==> exp/pepper: inputs <==
## main
module main(clk, buttons, init_cells, leds, rgb, cols, rows);
parameter game_divider = 8;  
parameter display_divider = 2;  
parameter N = 8;  
parameter M = N + 2;  
initial if (N < 3) $error("N has to be >= 3 to make for interesting patterns.");
initial if (M !== (N+2)) $error("M must N+2=%d, not %d", N+2,M);  
input wire clk;
input wire [1:0] buttons;
logic rst; always_comb rst = buttons[0];  
input wire [N*N-1:0] init_cells;  
output logic [1:0] leds;
output logic [2:0] rgb;
output wire [N-1:0] cols;
output wire [N-1:0] rows;
logic [game_divider:0] game_counter;
logic [display_divider:0] display_counter;
logic rst_game; always_comb rst_game = buttons[0] | buttons[1];
logic step_game;
logic [$clog2(N):0] x;
wire [M*M-1:0] bordered_cells_q;  
wire [M*M-1:0] bordered_cells_d; 
logic [M*M-1:0] bordered_cells_0;  
logic [N*N-1:0] cells_q;  
logic [N*N-1:0] cells_0;  
always_comb begin : io_logic 
    leds[0] = buttons[0] ^ buttons[1];
    leds[1] = buttons[0] & buttons[1];
    rgb[0] = ~( buttons[0] & ~buttons[1]);
    rgb[1] = ~(~buttons[0] &  buttons[1]);
    rgb[2] = ~( buttons[0] &  buttons[1]);
end
led_array_driver #(.ROWS(N), .COLS(N), .N(N)) LED_DRIVER (
  .ena(1'b1),
  .cells(cells_q),
  .x(x),
  .rows(rows[N-1:0]),
  .cols(cols[N-1:0])
);
generate
  genvar r;
  for (r = 0; r < M; r = r + 1) begin : init_rows
    if ((r == 0) || (r == M-1)) begin : border_row
      always_comb bordered_cells_0[M*(r+1)-1:M*r] = 0;
    end else begin : inner_row
  ...
clock: 7.0 ns
lec_check: 0
cap_margin: 20
cell_pad_in_sites_global_placement: 3
core_margin: 9
core_utilization: 40
cts_cluster_diameter: 284
cts_cluster_size: 98
hold_slack_margin: 0.27
place_density: 0.6
slew_margin: 20
tns_end_percent: 10
run.sh (not shown) runs the stock make flow with config.mk's settings and CLKGATE_MAP_FILE=.
==> exp/amber (differences from exp/pepper) <==
==> flow/config.mk (replaced) <==
export PLATFORM = sky130hd
export DESIGN_NAME = main
export DESIGN_NICKNAME = main
export VERILOG_FILES = /design/flow/design.v
export SDC_FILE = /design/flow/constraint.sdc
export NUM_CORES = 4
export LEC_CHECK = 0
export CAP_MARGIN = 20
export CORE_MARGIN = 2
export CORE_UTILIZATION = 40
export PLACE_DENSITY = 0.6
export SETUP_SLACK_MARGIN = -0.45
export SLEW_MARGIN = 20
==> flow/constraint.sdc (replaced) <==
create_clock -name core_clock -period 4.51 [get_ports {clk}]
set_input_delay 0.9020 -clock core_clock [delete_from_list [all_inputs] [get_ports {clk}]]
set_output_delay 0.9020 -clock core_clock [all_outputs]
set_load 0.01 [all_outputs]
==> exp/cedar (differences from exp/pepper) <==
==> flow/config.mk (replaced) <==
export PLATFORM = sky130hd
export DESIGN_NAME = main
export DESIGN_NICKNAME = main
export VERILOG_FILES = /design/flow/design.v
export SDC_FILE = /design/flow/constraint.sdc
export NUM_CORES = 4
export LEC_CHECK = 0
export ABC_AREA = 1
export CAP_MARGIN = 20
export CORE_MARGIN = 2
export CORE_UTILIZATION = 40
export CTS_CLUSTER_DIAMETER = 379
export CTS_CLUSTER_SIZE = 13
export HOLD_SLACK_MARGIN = -0.1
export PLACE_DENSITY_LB_ADDON = 0.03
export SLEW_MARGIN = 0
==> summary of the runs <==
- Utilization, lowest first: exp/cedar, exp/amber, exp/pepper.
- Against exp/amber, the setup slack of exp/pepper is better by 1.7 ns.
- exp/cedar ran to the end with no violations. exp/amber went through all stages and came out clean. exp/pepper passed the timing, design-rule and antenna checks.
- In exp/amber the sequential share of layout area is lower than in exp/cedar, by 0.24 points.
- Area after synthesis is the same in exp/amber and exp/pepper.
==> figures <==
Run status: exp/pepper no timing/DRC/antenna violations; exp/amber no timing/DRC/antenna violations; exp/cedar no timing/DRC/antenna violations
Final core utilization: exp/pepper 46.5%; exp/amber 45.9%; exp/cedar 45.4%
Total Routed Length: exp/pepper 26800 microns; exp/amber 24800 microns; exp/cedar 26100 microns
Gate Count Post-Synth: exp/pepper 1132; exp/amber 1132; exp/cedar 1276
Multiplexer share: exp/pepper 3.61%; exp/amber 3.61%; exp/cedar 0.0842%
Critical-path top delay cell: exp/pepper clkdlybuf4s50_1; exp/amber dfxtp_1; exp/cedar clkdlybuf4s50_1
Overall die width: exp/pepper 191 microns; exp/amber 177 microns; exp/cedar 176 microns
Last weighted congestion value of the routability-driven placer: exp/pepper 0.745; exp/amber 0.785; exp/cedar 0.764
Arr. time, crit path: exp/pepper 3.11 ns; exp/amber 2.83 ns; exp/cedar 2.93 ns

==> 08-12 <==
==> flow/design.v <==
`timescale 1ns/1ps
`default_nettype none
module half_adder_1(a, b, sum, c_out);
input wire a, b;
output logic sum, c_out;
always_comb begin
  sum = a ^ b; 
  c_out = a & b;
end
endmodule
`timescale 1ns/1ps
`default_nettype none
module full_adder_1(a, b, c_in, sum, c_out);
input wire a, b, c_in;
output logic sum, c_out;
logic a_bar;
logic b_bar;
logic c_in_bar;
always_comb begin
  a_bar = ~a;
  b_bar = ~b;
  c_in_bar = ~c_in;
  sum = (a_bar & b_bar & c_in) | (a_bar & b & c_in_bar) | (a & b_bar & c_in_bar) | (a & b & c_in);
  c_out = (b & c_in) | (a & b) | (a & c_in);
end
endmodule
`timescale 1ns/1ps
`default_nettype none
module full_adder_2(a, b, sum, c_out);
input wire [1:0] a, b;
output logic [1:0] sum;
output logic c_out;
logic half_adder_1_0_c_out;
half_adder_1 HALF_ADDER_1_0 (.a(a[0]), .b(b[0]), .sum(sum[0]), .c_out(half_adder_1_0_c_out));
full_adder_1 FULL_ADDER_1_0 (.a(a[1]), .b(b[1]), .c_in(half_adder_1_0_c_out), .sum(sum[1]), .c_out(c_out));
endmodule
`timescale 1ns/1ps
`default_nettype none
module full_adder_3(a, b, c_in, sum, c_out);
input wire [2:0] a;
input wire b, c_in;
output logic [2:0] sum;
output logic c_out;
logic full_adder_1_0_c_out;
logic full_adder_1_1_c_out;
full_adder_1 FULL_ADDER_1_0 (.a(a[0]), .b(b), .c_in(c_in), .sum(sum[0]), .c_out(full_adder_1_0_c_out));
full_adder_1 FULL_ADDER_1_1 (.a(a[1]), .b(1'b0), .c_in(full_adder_1_0_c_out), .sum(sum[1]), .c_out(full_adder_1_1_c_out));
full_adder_1 FULL_ADDER_1_2 (.a(a[2]), .b(1'b0), .c_in(full_adder_1_1_c_out), .sum(sum[2]), .c_out(c_out));
endmodule
`timescale 1ns/1ps
`default_nettype none
module adder_8_1_bits(a, sum, c_out);
input wire [7:0] a;
output logic [2:0] sum;
output logic c_out;
logic full_adder_1_0_sum, full_adder_1_0_c_out, full_adder_1_1_sum, full_adder_1_1_c_out, full_adder_2_0_c_out;
logic [1:0] full_adder_2_0_sum;
full_adder_1 FULL_ADDER_1_0(.a(a[0]), .b(a[1]), .c_in(a[2]), .sum(full_adder_1_0_sum), .c_out(full_adder_1_0_c_out));
full_adder_1 FULL_ADDER_1_1(.a(a[3]), .b(a[4]), .c_in(a[5]), .sum(full_adder_1_1_sum), .c_out(full_adder_1_1_c_out));
full_adder_2 FULL_ADDER_2_0(.a({full_adder_1_0_c_out, full_adder_1_0_sum}), .b({full_adder_1_1_c_out, full_adder_1_1_sum}), .sum(full_adder_2_0_sum), .c_out(full_adder_2_0_c_out));
full_adder_3 FULL_ADDER_3_0(.a({full_adder_2_0_c_out, full_adder_2_0_sum}), .b(a[6]), .c_in(a[7]), .sum(sum), .c_out(c_out));
endmodule
`timescale 1ns/1ps
`default_nettype none
module comparator(live, neighbors, out);
input wire live;
input wire [2:0] neighbors;
output logic out;
always_comb begin
  out = (live & ~neighbors[2] & neighbors[1] & ~neighbors[0]) | (~neighbors[2] & neighbors[1] & neighbors[0]);
end
endmodule
`default_nettype none
`timescale 1ns/1ps
module conway_cell(clk, rst, ena, state_0, state_d, state_q, neighbors);
input wire clk;
input wire rst;
input wire ena;
input wire state_0;
output logic state_d;  
output logic state_q;
input wire [7:0] neighbors;
logic [2:0] sum;
logic c_out;
adder_8_1_bits ADDER_8_1(
    .a(neighbors),
    .sum(sum),
    .c_out(c_out)
    );
comparator COMPARATOR(
    .live(state_q),
    .neighbors(sum),
    .out(state_d)
    );
always_ff @(posedge clk ) begin
    if (rst == 1) begin
        state_q <= state_0;
    end
    else if (ena == 1) begin
        state_q <= state_d;
    end
end
endmodule
`timescale 1ns/1ps
module decoder_1_to_2(ena, in, out);
input wire ena;
input wire in;
output logic [1:0] out;
logic in_bar;
always_comb begin
  out[1] = in & ena;
  in_bar = ~ in;
  out[0] = in_bar & ena;
end
endmodule
`timescale 1ns/1ps
module decoder_2_to_4(ena, in, out);
input wire ena;
input wire [1:0] in;
output logic [3:0] out;
logic b_bar;
logic [1:0] decoder_0_out;
logic [1:0] decoder_1_out;
decoder_1_to_2 DECODER_0 (.ena(b_bar), .in(in[0]), .out(decoder_0_out[1:0]));
decoder_1_to_2 DECODER_1 (.ena(in[1]), .in(in[0]), .out(decoder_1_out[1:0]));
always_comb begin
    b_bar = ~ in[1];
    out[3] = decoder_1_out[1] & ena;
    out[2] = decoder_1_out[0] & ena;
    out[1] = decoder_0_out[1] & ena;
    out[0] = decoder_0_out[0] & ena;
end
endmodule
`timescale 1ns/1ps
module decoder_3_to_8(ena, in, out);
input wire ena;
input wire [2:0] in;
output logic [7:0] out;
logic c_bar;
logic [3:0] decoder_0_out;
logic [3:0] decoder_1_out;
decoder_2_to_4 DECODER_0 (.ena(c_bar), .in(in[1:0]), .out(decoder_0_out));
decoder_2_to_4 DECODER_1 (.ena(in[2]), .in(in[1:0]), .out(decoder_1_out));
always_comb begin
  c_bar = ~in[2];
  out[7] = decoder_1_out[3] & ena;
  out[6] = decoder_1_out[2] & ena;
  out[5] = decoder_1_out[1] & ena;
  out[4] = decoder_1_out[0] & ena;
  out[3] = decoder_0_out[3] & ena;
  out[2] = decoder_0_out[2] & ena;
  out[1] = decoder_0_out[1] & ena;
  out[0] = decoder_0_out[0] & ena;
end
endmodule
`default_nettype none
`timescale 1ns/1ps
module led_array_driver(ena, x, cells, rows, cols);
parameter N=8;  
parameter ROWS=N;
parameter COLS=N;
input wire ena;
input wire [$clog2(N):0] x;
input wire [N*N-1:0] cells;
output logic [N-1:0] rows;
output logic [N-1:0] cols;
initial begin
  if ((N <= 0) || (N > 8)) begin
    $error("N must be within 0 and 8.");
  end
  if (ROWS != COLS) begin
    $error("Non square led arrays are not supported. (%dx%d)", ROWS, COLS);
  end
  if (ROWS < N) begin
    $error("ROWS/COLS must be >= than the size of the Conway Grid.");
  end
end
wire [N-1:0] x_decoded;
decoder_3_to_8 COL_DECODER(ena, x[$clog2(N)-1:0], x_decoded);
always_comb begin
  cols = x_decoded;
  rows[0] = ~cells[x*ROWS];
  rows[1] = ~cells[x*ROWS + 1];
  rows[2] = ~cells[x*ROWS + 2];
  rows[3] = ~cells[x*ROWS + 3];
  rows[4] = ~cells[x*ROWS + 4];
  rows[5] = ~cells[x*ROWS + 5];
  rows[6] = ~cells[x*ROWS + 6];
  rows[7] = ~cells[x*ROWS + 7];
end
endmodule
`default_nettype none  
module main(clk, buttons, init_cells, leds, rgb, cols, rows);
parameter game_divider = 8;  
parameter display_divider = 2;  
parameter N = 8;  
parameter M = N + 2;  
initial if (N < 3) $error("N has to be >= 3 to make for interesting patterns.");
initial if (M !== (N+2)) $error("M must N+2=%d, not %d", N+2,M);  
input wire clk;
input wire [1:0] buttons;
logic rst; always_comb rst = buttons[0];  
input wire [N*N-1:0] init_cells;  
output logic [1:0] leds;
output logic [2:0] rgb;
output wire [N-1:0] cols;
output wire [N-1:0] rows;
logic [game_divider:0] game_counter;
logic [display_divider:0] display_counter;
logic rst_game; always_comb rst_game = buttons[0] | buttons[1];
logic step_game;
logic [$clog2(N):0] x;
wire [M*M-1:0] bordered_cells_q;  
wire [M*M-1:0] bordered_cells_d; 
logic [M*M-1:0] bordered_cells_0;  
logic [N*N-1:0] cells_q;  
logic [N*N-1:0] cells_0;  
always_comb begin : io_logic 
    leds[0] = buttons[0] ^ buttons[1];
    leds[1] = buttons[0] & buttons[1];
    rgb[0] = ~( buttons[0] & ~buttons[1]);
    rgb[1] = ~(~buttons[0] &  buttons[1]);
    rgb[2] = ~( buttons[0] &  buttons[1]);
end
led_array_driver #(.ROWS(N), .COLS(N), .N(N)) LED_DRIVER (
  .ena(1'b1),
  .cells(cells_q),
  .x(x),
  .rows(rows[N-1:0]),
  .cols(cols[N-1:0])
);
generate
  genvar r;
  for (r = 0; r < M; r = r + 1) begin : init_rows
    if ((r == 0) || (r == M-1)) begin : border_row
      always_comb bordered_cells_0[M*(r+1)-1:M*r] = 0;
    end else begin : inner_row
      always_comb bordered_cells_0[M*(r+1)-1:M*r] = {1'b0, init_cells[N*r-1:N*(r-1)], 1'b0};
    end
  end
endgenerate
function int cell_index(int i, int j);
  cell_index = M*j + i;
endfunction
generate
  genvar i;
  genvar j;
  for (i = 0; i < M; i = i + 1) begin : cells_x
    for (j = 0; j < M; j = j + 1) begin : cells_y
      if ( (i > 0) && (i < (M-1)) && (j > 0) && (j < (M-1)) ) begin
        conway_cell CELL(
          .clk(clk), .rst(rst_game), .ena(step_game),
          .neighbors({
            bordered_cells_q[cell_index(i-1, j-1)],
            bordered_cells_q[cell_index(i-1, j  )],
            bordered_cells_q[cell_index(i-1, j+1)],
            bordered_cells_q[cell_index(i  , j+1)],
            bordered_cells_q[cell_index(i+1, j+1)],
            bordered_cells_q[cell_index(i+1, j  )],
            bordered_cells_q[cell_index(i+1, j-1)],
            bordered_cells_q[cell_index(i  , j-1)]
          }),
          .state_0(bordered_cells_0[cell_index(i, j)]),
          .state_d(bordered_cells_d[cell_index(i, j)]),
          .state_q(bordered_cells_q[cell_index(i, j)])
        );
      end else begin  
        assign bordered_cells_q[cell_index(i,j)] = bordered_cells_0[cell_index(i,j)];
        assign bordered_cells_d[cell_index(i,j)] = 0;
      end
    end
  end
  for (i = 0; i < N; i = i + 1) begin
    always_comb begin
        cells_q[N*(i+1)-1:N*i] = bordered_cells_q[M*(i+2)-2:M*(i+1)+1];
        cells_0[N*(i+1)-1:N*i] = bordered_cells_0[M*(i+2)-2:M*(i+1)+1];
    end
  end
endgenerate
parameter faster_divider = 15;
always_ff @(posedge clk) begin : clocks_and_dividers  
  if (rst) begin
      game_counter <= 0;
      display_counter <= 0;
      x <= 0;
  end
  else begin
      if (game_counter[game_divider]) begin
        game_counter <= 0;
      end
      else begin 
        game_counter <= game_counter + 1;
      end
      if(display_counter[display_divider]) begin
        display_counter <= 0;
        if(x >= (N-1)) begin
          x <= 0;
        end
        else begin
          x <= x + 1;
        end
      end
      else begin
        display_counter <= display_counter + 1;
      end
  end
end  
always_comb step_game = game_counter[game_divider];  
endmodule
`default_nettype wire  
==> flow/run.sh <==
#!/bin/bash
# the make line also repeats each setting of config.mk as NAME=value (left out here)
make -C /OpenROAD-flow-scripts/flow DESIGN_CONFIG=/design/flow/config.mk WORK_HOME=/design/flow/orfs CLKGATE_MAP_FILE= finish
==> flow/config.mk <==
export PLATFORM = sky130hd
export DESIGN_NAME = main
export DESIGN_NICKNAME = main
export VERILOG_FILES = /design/flow/design.v
export SDC_FILE = /design/flow/constraint.sdc
export NUM_CORES = 4
export LEC_CHECK = 0
export CAP_MARGIN = 25
export CELL_PAD_IN_SITES_GLOBAL_PLACEMENT = 1
export CORE_ASPECT_RATIO = 1.19
export CORE_MARGIN = 7
export CORE_UTILIZATION = 40
export GPL_ROUTABILITY_DRIVEN = 0
export GPL_TIMING_DRIVEN = 0
export PLACE_DENSITY_LB_ADDON = 0.24
export SLEW_MARGIN = 30
export TNS_END_PERCENT = 35
==> flow/constraint.sdc <==
create_clock -name core_clock -period 4.28 [get_ports {clk}]
set_input_delay 0.8560 -clock core_clock [delete_from_list [all_inputs] [get_ports {clk}]]
set_output_delay 0.8560 -clock core_clock [all_outputs]
set_load 0.01 [all_outputs]
==> 04-06 (differences from 08-12) <==
==> flow/config.mk (replaced) <==
export PLATFORM = sky130hd
export DESIGN_NAME = main
export DESIGN_NICKNAME = main
export VERILOG_FILES = /design/flow/design.v
export SDC_FILE = /design/flow/constraint.sdc
export NUM_CORES = 4
export LEC_CHECK = 0
export CAP_MARGIN = 20
export CORE_MARGIN = 2
export CORE_UTILIZATION = 72
export CTS_CLUSTER_DIAMETER = 205
export PLACE_DENSITY_LB_ADDON = 0.03
export SLEW_MARGIN = 20
==> flow/constraint.sdc (replaced) <==
create_clock -name core_clock -period 4.52 [get_ports {clk}]
set_input_delay 0.9040 -clock core_clock [delete_from_list [all_inputs] [get_ports {clk}]]
set_output_delay 0.9040 -clock core_clock [all_outputs]
set_load 0.01 [all_outputs]
==> 01-28 (differences from 08-12) <==
==> flow/config.mk (replaced) <==
export PLATFORM = sky130hd
export DESIGN_NAME = main
export DESIGN_NICKNAME = main
export VERILOG_FILES = /design/flow/design.v
export SDC_FILE = /design/flow/constraint.sdc
export NUM_CORES = 4
export LEC_CHECK = 0
export CAP_MARGIN = 20
export CORE_MARGIN = 2
export CORE_UTILIZATION = 70
export CTS_CLUSTER_SIZE = 41
export SLEW_MARGIN = 20
==> flow/constraint.sdc (replaced) <==
create_clock -name core_clock -period 3.28 [get_ports {clk}]
set_input_delay 0.6560 -clock core_clock [delete_from_list [all_inputs] [get_ports {clk}]]
set_output_delay 0.6560 -clock core_clock [all_outputs]
set_load 0.01 [all_outputs]
==> 05-05 (differences from 08-12) <==
==> flow/config.mk (replaced) <==
export PLATFORM = sky130hd
export DESIGN_NAME = main
export DESIGN_NICKNAME = main
export VERILOG_FILES = /design/flow/design.v
export SDC_FILE = /design/flow/constraint.sdc
export NUM_CORES = 4
export LEC_CHECK = 0
export ABC_AREA = 1
export CAP_MARGIN = 20
export CORE_MARGIN = 2
export CORE_UTILIZATION = 40
export CTS_CLUSTER_DIAMETER = 379
export CTS_CLUSTER_SIZE = 51
export HOLD_SLACK_MARGIN = -0.1
export SLEW_MARGIN = 20
==> flow/constraint.sdc (replaced) <==
create_clock -name core_clock -period 7.0 [get_ports {clk}]
set_input_delay 1.4000 -clock core_clock [delete_from_list [all_inputs] [get_ports {clk}]]
set_output_delay 1.4000 -clock core_clock [all_outputs]
set_load 0.01 [all_outputs]
==> results <==
| quantity | 08-12 | 05-05 | 04-06 | 01-28 |
|---|---|---|---|---|
| Final weighted congestion in routability-driven placement | - | 0.783 | 0.823 | 0.846 |
| Design Area, Final | 13600 um2 | 13300 um2 | 13300 um2 | 13800 um2 |
| Mapped Area | 11900 um2 | 11900 um2 | 11900 um2 | 11900 um2 |
| Met2 global-route usage | 0.298 | 0.314 | 0.532 | 0.564 |
| Area figure in the yosys stat output | 11900 um2 | 11900 um2 | 11900 um2 | 11900 um2 |
| Final cell count without fillers | 1622 | 1747 | 1438 | 1500 |
| Share of cell area taken by flip-flops and latches | 0.164 | 0.168 | 0.168 | 0.162 |
| Relative area of clock buffers and inverters in the final design | 0.0218 | 0.0218 | 0.0215 | 0.0219 |
| Synthesized netlist cell count | 1132 | 1276 | 1132 | 1132 |
| Outcome | no timing/DRC/antenna violations | no timing/DRC/antenna violations | no timing/DRC/antenna violations | no timing/DRC/antenna violations |
| FP Rows | 68 | 63 | 47 | 47 |
| R2R cell count | 11 | 8 | 9 | 11 |
| Layout clock buffers | 10 | 12 | 9 | 10 |
| Non-clock buffer count | 113 | 92 | 94 | 156 |
| Mapped Nets | 1546 | 1690 | 1546 | 1546 |
| Number of stages on the worst setup path | 5 | 4 | 4 | 5 |
| Dpl hpwl | 22500 um | 18800 um | 18500 um | 20700 um |
